JK:
## FPU_top_level
module FPU_top_level
(
 input 	       clk,
 input 	       nrst,
 input  [31:0] floating_point1,
 input  [31:0] floating_point2,
 input  [2:0]  frm,
 input  [6:0]  funct7,
 output [31:0] floating_point_out,
 output [4:0]  flags
 );
For scale: ~4200 cells after synthesis, roughly 110 flip-flops, ~34000 um2 of cells after synthesis.
clock: 12.7 ns
lec_check: 0
abc_area: 0
cap_margin: 30
core_aspect_ratio: 1.28
core_margin: 6
core_utilization: 34
cts_cluster_diameter: 153
cts_cluster_size: 93
max_routing_layer: met4
min_routing_layer: met2
place_density_lb_addon: 0.03
slew_margin: 15
run.sh (not shown) runs the stock make flow with config.mk's settings and CLKGATE_MAP_FILE=.
The inputs of MS differ from those of JK as listed below.
# JK
export LEC_CHECK = 0
export ABC_AREA = 0
export CAP_MARGIN = 30
export CORE_ASPECT_RATIO = 1.28
export CORE_MARGIN = 6
export CORE_UTILIZATION = 34
export CTS_CLUSTER_DIAMETER = 153
export CTS_CLUSTER_SIZE = 93
export MAX_ROUTING_LAYER = met4
export MIN_ROUTING_LAYER = met2
export PLACE_DENSITY_LB_ADDON = 0.03
export SLEW_MARGIN = 15
create_clock -name core_clock -period 12.7 [get_ports {clk}]
# MS
export LEC_CHECK = 0
export CAP_MARGIN = 20
export CORE_MARGIN = 2
export CORE_UTILIZATION = 40
export SLEW_MARGIN = 20
create_clock -name core_clock -period 9.33 [get_ports {clk}]
[summary]
Delta (MS minus JK): total number of vias lost 28%; count of fill cells added during filler insertion lost 2092; non-clock buffer share of cell area picked up an extra 2.1 points.
> inputs changed (MS -> AL)
# MS
export LEC_CHECK = 0
export CAP_MARGIN = 20
export CORE_MARGIN = 2
export CORE_UTILIZATION = 40
export SLEW_MARGIN = 20
create_clock -name core_clock -period 9.33 [get_ports {clk}]
# AL
export LEC_CHECK = 0
export CAP_MARGIN = 20
export CORE_MARGIN = 2
export CORE_UTILIZATION = 40
export SLEW_MARGIN = 20
create_clock -name core_clock -period 10.0 [get_ports {clk}]
--- outcome ---
- As far as mux contribution to synthesized area goes, AL and MS are indistinguishable; the numbers are identical.
- The global-route usage was comparable across MS and AL.
- Share of async-settable or async-resettable flops after synthesis delta (MS -> AL): insignificant
- Summary of AL over MS: highest net fanout along the worst path rose by 22; average detailed-routed wire length per instance rose by 0.29 um.
- Status | MS and AL | clean
- Core util | AL vs MS | AL lower

Starting RTL as in the previous note.
Settings: LEC_CHECK=0, ABC_AREA=1, CAP_MARGIN=20, CELL_PAD_IN_SITES_GLOBAL_PLACEMENT=1, CORE_MARGIN=2, CORE_UTILIZATION=71, CTS_CLUSTER_DIAMETER=185, CTS_CLUSTER_SIZE=12, GPL_TIMING_DRIVEN=1, HOLD_SLACK_MARGIN=0.15, MAX_ROUTING_LAYER=met4, PLACE_DENSITY_LB_ADDON=0.2, SLEW_MARGIN=30, TNS_END_PERCENT=60; clock period 8.52 ns.
The baseline did not get past global placement without I/O with FLW-0024.
Edit:
- ABC_AREA: 1 -> unset
- CELL_PAD_IN_SITES_GLOBAL_PLACEMENT: 1 -> unset
- CORE_UTILIZATION: 71 -> 59
- CTS_CLUSTER_DIAMETER: 185 -> unset
- CTS_CLUSTER_SIZE: 12 -> unset
- GPL_TIMING_DRIVEN: 1 -> unset
- HOLD_SLACK_MARGIN: 0.15 -> unset
- MAX_ROUTING_LAYER: met4 -> unset
- PLACE_DENSITY_LB_ADDON: 0.2 -> unset
- SLEW_MARGIN: 30 -> 20
- TNS_END_PERCENT: 60 -> unset
- clock period: 8.52 -> 5.18 ns (I/O delays scaled with it)
The changed run did not get past global routing with ODB-0269. Synthesized cell count falls by 23%. Synthesized area went down by 5.4%. Die size came out higher by 14%.
Edit:
- CORE_UTILIZATION: 59 -> 57
- SETUP_SLACK_MARGIN: unset -> 1.29
- clock period: 5.18 -> 9.5 ns (I/O delays scaled with it)
The new run ran to the end with no violations.
Die area rose by 3.5%.
Synthesized area stays the same.
Synthesized cell count is unchanged.
Edit:
- CORE_UTILIZATION: 57 -> 62
- CTS_CLUSTER_SIZE: unset -> 39
- SETUP_SLACK_MARGIN: 1.29 -> unset
- clock period: 9.5 -> 7.48 ns (I/O delays scaled with it)
Now the flow produced a layout that fails on setup timing; area after synthesis stays the same; setup slack got worse by 1.7 ns; core utilization rose by 11 points; design area grows by 6.4%; worst hold slack gets worse by 0.013 ns; register-to-register slack loses 1.5 ns; cell count rises by 3.5%; global-route usage increases by 3.2 points; count of clock-buffer cells in the layout is lower by 2.
Edit:
- CORE_UTILIZATION: 62 -> 66
- CTS_CLUSTER_SIZE: 39 -> unset
- clock period: 7.48 -> 7.7 ns (I/O delays scaled with it)
The new run completed, yet does not pass: setup timing.
Routed wire length fell by 1.8%.
Via count is about the same.
Area after synthesis stays the same.
